==> flow/design.v <==
/*verilator lint_off MULTITOP*/
module num_rpad #(
    parameter int IN_WIDTH  = 32,
    parameter int OUT_WIDTH = 32
) (
    input  logic [ IN_WIDTH-1:0] in,
    output logic [OUT_WIDTH-1:0] out
);
  localparam int EXTEND = OUT_WIDTH - IN_WIDTH;
  assign out = {in, {EXTEND{1'b0}}};
endmodule
module num_sneg #(
    parameter int WIDTH = 32
) (
    input  logic signed [WIDTH-1:0] in,
    output logic signed [WIDTH-1:0] out
);
  assign out = -in;
endmodule
module num_sabs #(
    parameter int WIDTH = 32
) (
    input  logic signed [WIDTH-1:0] in,
    output logic signed [WIDTH-1:0] out
);
  assign out = in[WIDTH-1] ? -in : in;
endmodule
module num_min #(
    parameter int WIDTH = 32
) (
    input  logic [WIDTH-1:0] left,
    input  logic [WIDTH-1:0] right,
    output logic [WIDTH-1:0] out
);
  assign out = (left < right) ? left : right;
endmodule
module num_max #(
    parameter int WIDTH = 32
) (
    input  logic [WIDTH-1:0] left,
    input  logic [WIDTH-1:0] right,
    output logic [WIDTH-1:0] out
);
  assign out = (left > right) ? left : right;
endmodule
module num_smin #(
    parameter int WIDTH = 32
) (
    input  logic signed [WIDTH-1:0] left,
    input  logic signed [WIDTH-1:0] right,
    output logic signed [WIDTH-1:0] out
);
  assign out = (left < right) ? left : right;
endmodule
module num_smax #(
    parameter int WIDTH = 32
) (
    input  logic signed [WIDTH-1:0] left,
    input  logic signed [WIDTH-1:0] right,
    output logic signed [WIDTH-1:0] out
);
  assign out = (left > right) ? left : right;
endmodule
module num_ssignbit #(
    parameter int WIDTH = 32
) (
    input logic signed [WIDTH-1:0] in,
    output logic out
);
  assign out = in[WIDTH-1];
endmodule
module num_sadd #(
    parameter int LEFT_WIDTH = 32,
    parameter int LEFT_LSB = 0,
    parameter int RIGHT_WIDTH = 32,
    parameter int RIGHT_LSB = 0,
    parameter int OUT_WIDTH = 33
) (
    input  logic signed [ LEFT_WIDTH-1:0] left,
    input  logic signed [RIGHT_WIDTH-1:0] right,
    output logic signed [  OUT_WIDTH-1:0] out
);
  logic signed [  LEFT_LSB+LEFT_WIDTH-1:0] left_aligned;
  logic signed [RIGHT_LSB+RIGHT_WIDTH-1:0] right_aligned;
  assign left_aligned = {left, {LEFT_LSB{1'b0}}};
  assign right_aligned = {right, {RIGHT_LSB{1'b0}}};
  assign out = left_aligned + right_aligned;
endmodule
module num_smul #(
    parameter int LEFT_WIDTH = 32,
    parameter int RIGHT_WIDTH = 32,
    parameter int OUT_WIDTH = 64,
    parameter int OUT_LSB = 0
) (
    input  logic signed [ LEFT_WIDTH-1:0] left,
    input  logic signed [RIGHT_WIDTH-1:0] right,
    input  logic                          go,
    input  logic                          reset,
    input  logic                          clk,
    output logic signed [  OUT_WIDTH-1:0] out,
    output logic                          done
);
  logic [1:0] done_buffer;
  assign done = done_buffer[1];
  logic signed [       LEFT_WIDTH-1:0] left_tmp;
  logic signed [      RIGHT_WIDTH-1:0] right_tmp;
  logic signed [OUT_LSB+OUT_WIDTH-1:0] out_tmp;
  assign out = out_tmp[OUT_LSB+OUT_WIDTH-1:OUT_LSB];
  always_ff @(posedge clk) begin
    if (go) begin
      done_buffer[0] <= 1;
      done_buffer[1] <= done_buffer[0];
    end else begin
      done_buffer <= 0;
    end
  end
  always_ff @(posedge clk) begin
    if (!reset && go) begin
      left_tmp  <= left;
      right_tmp <= right;
    end else begin
      left_tmp  <= 0;
      right_tmp <= 0;
    end
  end
  always_ff @(posedge clk) begin
    if (reset) begin
      out_tmp <= 0;
    end else if (go) begin
      out_tmp <= left_tmp * right_tmp;
    end else begin
      out_tmp <= out_tmp;
    end
  end
endmodule
module smul_q31 (
    input  logic        clk,
    input  logic        reset,
    input  logic        go,
    input  logic [31:0] left,
    input  logic [31:0] right,
    output logic [31:0] out,
    output logic        done
);
  num_smul #(
      .LEFT_WIDTH (32),
      .RIGHT_WIDTH(32),
      .OUT_WIDTH  (32),
      .OUT_LSB    (31)
  ) mul (
      .left (left),
      .right(right),
      .go   (go),
      .reset(reset),
      .clk  (clk),
      .out  (out),
      .done (done)
  );
endmodule
export LEC_CHECK = 0
export ABC_AREA = 0
export CAP_MARGIN = 30
export CELL_PAD_IN_SITES_DETAIL_PLACEMENT = 2
export CELL_PAD_IN_SITES_GLOBAL_PLACEMENT = 3
export CORE_MARGIN = 8
export CORE_UTILIZATION = 40
export CTS_CLUSTER_SIZE = 66
export GPL_ROUTABILITY_DRIVEN = 0
export SETUP_SLACK_MARGIN = 1.5
export SLEW_MARGIN = 20
export TNS_END_PERCENT = 55
create_clock -name core_clock -period 10.5 [get_ports {clk}]
run.sh (not shown) runs the stock make flow with config.mk's settings and CLKGATE_MAP_FILE=.
Then changed:
==> flow/config.mk (replaced) <==
export PLATFORM = sky130hd
export DESIGN_NAME = smul_q31
export DESIGN_NICKNAME = smul_q31
export VERILOG_FILES = /design/flow/design.v
export SDC_FILE = /design/flow/constraint.sdc
export NUM_CORES = 4
export LEC_CHECK = 0
export CAP_MARGIN = 20
export CORE_MARGIN = 2
export CORE_UTILIZATION = 65
export CTS_CLUSTER_SIZE = 66
export MAX_ROUTING_LAYER = met4
export SLEW_MARGIN = 20
==> flow/constraint.sdc (replaced) <==
create_clock -name core_clock -period 6.5 [get_ports {clk}]
set_input_delay 1.3000 -clock core_clock [delete_from_list [all_inputs] [get_ports {clk}]]
set_output_delay 1.3000 -clock core_clock [all_outputs]
set_load 0.01 [all_outputs]
=> The changed run finished but fails on negative setup slack. Routed wire length went down by 13%. Setup slack is worse by 3000 ps. Sequential power rises by 46%.

* * *

== run 1 ==
RTL: the design.v shown in full above, as it stands there.
clock: 7.44 ns
lec_check: 0
cap_margin: 15
core_aspect_ratio: 0.72
core_margin: 2
core_utilization: 72
cts_cluster_diameter: 343
cts_cluster_size: 58
place_density_lb_addon: 0.0
setup_slack_margin: 1.32
slew_margin: 20
tns_end_percent: 45
What the final checks of run 1 revealed, after a flow that finished every stage, was a layout that fails on negative setup slack.
[inputs] run 2 vs run 1
# run 1
export LEC_CHECK = 0
export CAP_MARGIN = 15
export CORE_ASPECT_RATIO = 0.72
export CORE_MARGIN = 2
export CORE_UTILIZATION = 72
export CTS_CLUSTER_DIAMETER = 343
export CTS_CLUSTER_SIZE = 58
export PLACE_DENSITY_LB_ADDON = 0.0
export SETUP_SLACK_MARGIN = 1.32
export SLEW_MARGIN = 20
export TNS_END_PERCENT = 45
create_clock -name core_clock -period 7.44 [get_ports {clk}]
# run 2
export LEC_CHECK = 0
export CAP_MARGIN = 20
export CORE_MARGIN = 2
export CORE_UTILIZATION = 70
export PLACE_DENSITY_LB_ADDON = 0.0
export SETUP_SLACK_MARGIN = 1.57
export SLEW_MARGIN = 20
create_clock -name core_clock -period 8.17 [get_ports {clk}]
Notes after the runs:
Having completed the whole flow, run 2 delivered a layout that passed the timing, DRC and antenna checks. Where total power is concerned, run 1 is outperformed by run 2. On overall routed net length, run 1 loses to run 2. In the tables for run 1 and run 2, area of the chip reads lower with run 1. Run 2 ended with more worst hold slack than run 1. Final worst-path setup slack in run 2 is 670 ps higher than in run 1. Number of enable-type register cells in the synthesized netlist came out exactly the same in run 1 and run 2. Combinational group share of total power for run 2: 1.2 points down relative to run 1.
Modified inputs, run 3 compared to run 2
# run 2
export LEC_CHECK = 0
export CAP_MARGIN = 20
export CORE_MARGIN = 2
export CORE_UTILIZATION = 70
export PLACE_DENSITY_LB_ADDON = 0.0
export SETUP_SLACK_MARGIN = 1.57
export SLEW_MARGIN = 20
create_clock -name core_clock -period 8.17 [get_ports {clk}]
# run 3
export LEC_CHECK = 0
export CAP_MARGIN = 20
export CORE_MARGIN = 2
export CORE_UTILIZATION = 72
export CTS_CLUSTER_SIZE = 99
export SLEW_MARGIN = 20
create_clock -name core_clock -period 12.4 [get_ports {clk}]
==> results <==
Clock share of power was lower in the run labelled run 2. Relative to run 2, the final cell area reported for run 3 is lower. Row global-route usage: run 3 lower / run 2 higher.
[inputs] run 4 vs run 3
# run 3
export LEC_CHECK = 0
export CAP_MARGIN = 20
export CORE_MARGIN = 2
export CORE_UTILIZATION = 72
export CTS_CLUSTER_SIZE = 99
export SLEW_MARGIN = 20
create_clock -name core_clock -period 12.4 [get_ports {clk}]
# run 4
export LEC_CHECK = 0
export CAP_MARGIN = 20
export CORE_MARGIN = 2
export CORE_UTILIZATION = 71
export CTS_CLUSTER_DIAMETER = 364
export PLACE_DENSITY = 0.38
export SLEW_MARGIN = 20
create_clock -name core_clock -period 12.4 [get_ports {clk}]
==> results <==
- Area added between synthesis and finish across run 4 and run 3: no real change.
- Comparing total number of tap cells for run 4 and run 3, the bigger number came from run 4.
- Against run 3, run 4 comes in 0.25 points higher on overall fraction of global-route tracks in use.
- Looking at the reports, run 4 completed the entire flow and the layout it produced met the timing, DRC and antenna checks.
- Between run 4 and run 3, the number of cells on the critical path is higher for run 3.
- The final period demand of the worst path number comes out higher for run 4 vs run 3.
- Run 4 vs run 3: detailed-route wire length on metal 1 up by a few percent

* * *

## build 12
// smul_q31: RTL as listed in full above, without the edits since
export LEC_CHECK = 0
export ABC_AREA = 1
export CAP_MARGIN = 0
export CORE_MARGIN = 2
export CORE_UTILIZATION = 72
export CTS_CLUSTER_DIAMETER = 232
export CTS_CLUSTER_SIZE = 38
export PLACE_DENSITY = 0.36
export SETUP_SLACK_MARGIN = 0.27
export SLEW_MARGIN = 20
create_clock -name core_clock -period 3.9 [get_ports {clk}]
Stage in which a tool error killed build 12: global routing (5_1_grt).
For build 69, these inputs were changed with respect to build 12:
# build 12
export LEC_CHECK = 0
export ABC_AREA = 1
export CAP_MARGIN = 0
export CORE_MARGIN = 2
export CORE_UTILIZATION = 72
export CTS_CLUSTER_DIAMETER = 232
export CTS_CLUSTER_SIZE = 38
export PLACE_DENSITY = 0.36
export SETUP_SLACK_MARGIN = 0.27
export SLEW_MARGIN = 20
create_clock -name core_clock -period 3.9 [get_ports {clk}]
# build 69
export LEC_CHECK = 0
export CAP_MARGIN = 20
export CORE_MARGIN = 2
export CORE_UTILIZATION = 11
export SETUP_SLACK_MARGIN = 2.5
export SLEW_MARGIN = 20
create_clock -name core_clock -period 12.4 [get_ports {clk}]
==> results <==
- Build 69 ran to completion and came out clean on the timing, DRC and antenna checks.
- [compare] base=build 12 new=build 69: area fraction in full adders, half adders and majority gates increased by 3.8 points relative to the old numbers; placed wire-length estimate after detailed placement lost 20%; number of cells in the design after placement higher.
- Compared with build 12, build 69 shows summed instance area of the synthesized netlist that has gone down by a few percent.
- Changes observed in build 69 relative to build 12: final weighted congestion of routability-driven global placement lower; mean post-synth cell area went up about 23%; area after detailed placement down 6.1%; area of the die now larger.
- Build 69 vs build 12: synthesized cell count down by more than 10%
> inputs changed (build 69 -> build 10)
# build 69
export LEC_CHECK = 0
export CAP_MARGIN = 20
export CORE_MARGIN = 2
export CORE_UTILIZATION = 11
export SETUP_SLACK_MARGIN = 2.5
export SLEW_MARGIN = 20
create_clock -name core_clock -period 12.4 [get_ports {clk}]
# build 10
export LEC_CHECK = 0
export CAP_MARGIN = 20
export CORE_MARGIN = 2
export CORE_UTILIZATION = 55
export SETUP_SLACK_MARGIN = 2.5
export SLEW_MARGIN = 20
create_clock -name core_clock -period 7.68 [get_ports {clk}]
## What came out
- Looking at total area of sequential cells, build 10 sits 5.5% higher than build 69 does.
- | final cell count | higher: build 69 |
- | final area | build 10 vs build 69 | ≈ equal |
Changes in build 32 relative to build 10:
# build 10
export LEC_CHECK = 0
export CAP_MARGIN = 20
export CORE_MARGIN = 2
export CORE_UTILIZATION = 55
export SETUP_SLACK_MARGIN = 2.5
export SLEW_MARGIN = 20
create_clock -name core_clock -period 7.68 [get_ports {clk}]
# build 32
export LEC_CHECK = 0
export CAP_MARGIN = 20
export CORE_MARGIN = 2
export CORE_UTILIZATION = 9
export SETUP_SLACK_MARGIN = 2.5
export SLEW_MARGIN = 20
create_clock -name core_clock -period 10.9 [get_ports {clk}]
Notes after the runs:
- Delta (build 32 minus build 10): internal cell power now smaller, total wire length up about 5%, number of placed cells counting well taps increased about 90%, maximum VDD drop shrank by about 40%.
- Build 10 -> build 32: total placed instance area increased by a little under 10%
- Taking build 32 over build 10, the average vias per placed instance ratio works out to 0.50.
- | area added between synthesis and finish | build 32 vs build 10 | 4.8 points higher |
- Overall power consumption, build 32 and build 10: larger value in build 10
The following lists how build 33 was set up differently from build 32:
# build 32
export LEC_CHECK = 0
export CAP_MARGIN = 20
export CORE_MARGIN = 2
export CORE_UTILIZATION = 9
export SETUP_SLACK_MARGIN = 2.5
export SLEW_MARGIN = 20
create_clock -name core_clock -period 10.9 [get_ports {clk}]
# build 33
export LEC_CHECK = 0
export CAP_MARGIN = 20
export CORE_MARGIN = 2
export CORE_UTILIZATION = 40
export GPL_ROUTABILITY_DRIVEN = 0
export SLEW_MARGIN = 20
export TNS_END_PERCENT = 55
create_clock -name core_clock -period 10.5 [get_ports {clk}]
## What came out
Build 32 → build 33: end-of-flow core utilization rose 32 points, final critical path time including I/O delays and setup climbed 0.84 ns. Flop share of the area up 0.42 points in build 33 wrt build 32. Diff build 32 and build 33: wire length of the first global-routing pass higher in build 32. Summary — via count of the first global-routing pass, build 33 relative to build 32: lower, by about 3.4%.

* * *

// smul_q31: RTL as listed in full above, without the edits since
==> flow/config.mk <==
export PLATFORM = sky130hd
export DESIGN_NAME = smul_q31
export DESIGN_NICKNAME = smul_q31
export VERILOG_FILES = /design/flow/design.v
export SDC_FILE = /design/flow/constraint.sdc
export NUM_CORES = 4
export LEC_CHECK = 0
export ABC_AREA = 1
export CAP_MARGIN = 15
export CORE_ASPECT_RATIO = 1.35
export CORE_MARGIN = 2
export CORE_UTILIZATION = 72
export CTS_CLUSTER_DIAMETER = 320
export CTS_CLUSTER_SIZE = 100
export PLACE_DENSITY = 0.36
export SETUP_SLACK_MARGIN = 2.5
export SLEW_MARGIN = 20
export TNS_END_PERCENT = 10
==> flow/constraint.sdc <==
create_clock -name core_clock -period 4.99 [get_ports {clk}]
set_input_delay 0.9980 -clock core_clock [delete_from_list [all_inputs] [get_ports {clk}]]
set_output_delay 0.9980 -clock core_clock [all_outputs]
set_load 0.01 [all_outputs]
The first run finished but fails on setup timing.
Rerun with:
==> flow/config.mk (replaced) <==
export PLATFORM = sky130hd
export DESIGN_NAME = smul_q31
export DESIGN_NICKNAME = smul_q31
export VERILOG_FILES = /design/flow/design.v
export SDC_FILE = /design/flow/constraint.sdc
export NUM_CORES = 4
export LEC_CHECK = 0
export ABC_AREA = 1
export CAP_MARGIN = 40
export CORE_MARGIN = 2
export CORE_UTILIZATION = 72
export CTS_CLUSTER_DIAMETER = 232
export CTS_CLUSTER_SIZE = 53
export PLACE_DENSITY_LB_ADDON = 0.3
export SETUP_SLACK_MARGIN = 2.5
export SLEW_MARGIN = 20
==> flow/constraint.sdc (replaced) <==
create_clock -name core_clock -period 3.9 [get_ports {clk}]
set_input_delay 0.7800 -clock core_clock [delete_from_list [all_inputs] [get_ports {clk}]]
set_output_delay 0.7800 -clock core_clock [all_outputs]
set_load 0.01 [all_outputs]
The changed run never finished: it broke off in global routing (5_1_grt).
Area after synthesis is unchanged.
Die area hardly moves.
Synthesized cell count does not change.
Rerun with:
==> flow/config.mk (replaced) <==
export PLATFORM = sky130hd
export DESIGN_NAME = smul_q31
export DESIGN_NICKNAME = smul_q31
export VERILOG_FILES = /design/flow/design.v
export SDC_FILE = /design/flow/constraint.sdc
export NUM_CORES = 4
export LEC_CHECK = 0
export CAP_MARGIN = 20
export CORE_MARGIN = 2
export CORE_UTILIZATION = 45
export SETUP_SLACK_MARGIN = 2.5
export SLEW_MARGIN = 20
==> flow/constraint.sdc (replaced) <==
create_clock -name core_clock -period 8.0 [get_ports {clk}]
set_input_delay 1.6000 -clock core_clock [delete_from_list [all_inputs] [get_ports {clk}]]
set_output_delay 1.6000 -clock core_clock [all_outputs]
set_load 0.01 [all_outputs]
Result: Now the flow passed the timing, DRC and antenna checks; die area rose by 49%; synthesized area is lower by 6.2%; synthesized cell count drops by 24%.
Rerun with:
--- a/flow/config.mk
+++ b/flow/config.mk
@@ -8,5 +8,11 @@
 export CAP_MARGIN = 20
-export CORE_MARGIN = 2
-export CORE_UTILIZATION = 45
-export SETUP_SLACK_MARGIN = 2.5
+export CORE_ASPECT_RATIO = 0.5
+export CORE_MARGIN = 7
+export CORE_UTILIZATION = 24
+export CTS_CLUSTER_DIAMETER = 168
+export CTS_CLUSTER_SIZE = 97
+export HOLD_SLACK_MARGIN = 0.2
+export PLACE_DENSITY = 0.42
+export SETUP_SLACK_MARGIN = 0.62
 export SLEW_MARGIN = 20
+export TNS_END_PERCENT = 10
After rerunning: Final area decreases slightly; clock power decreases by a few percent; synthesized cell count stays the same; non-clock buffer count decreases by 59; first-iteration DRC count decreases by roughly a tenth; die size increases by well over a third; core utilization decreases by 25 points; maximum frequency increases slightly; total power decreases by a few percent.
No activity file was given, so power comes from the tool's default toggle rates.
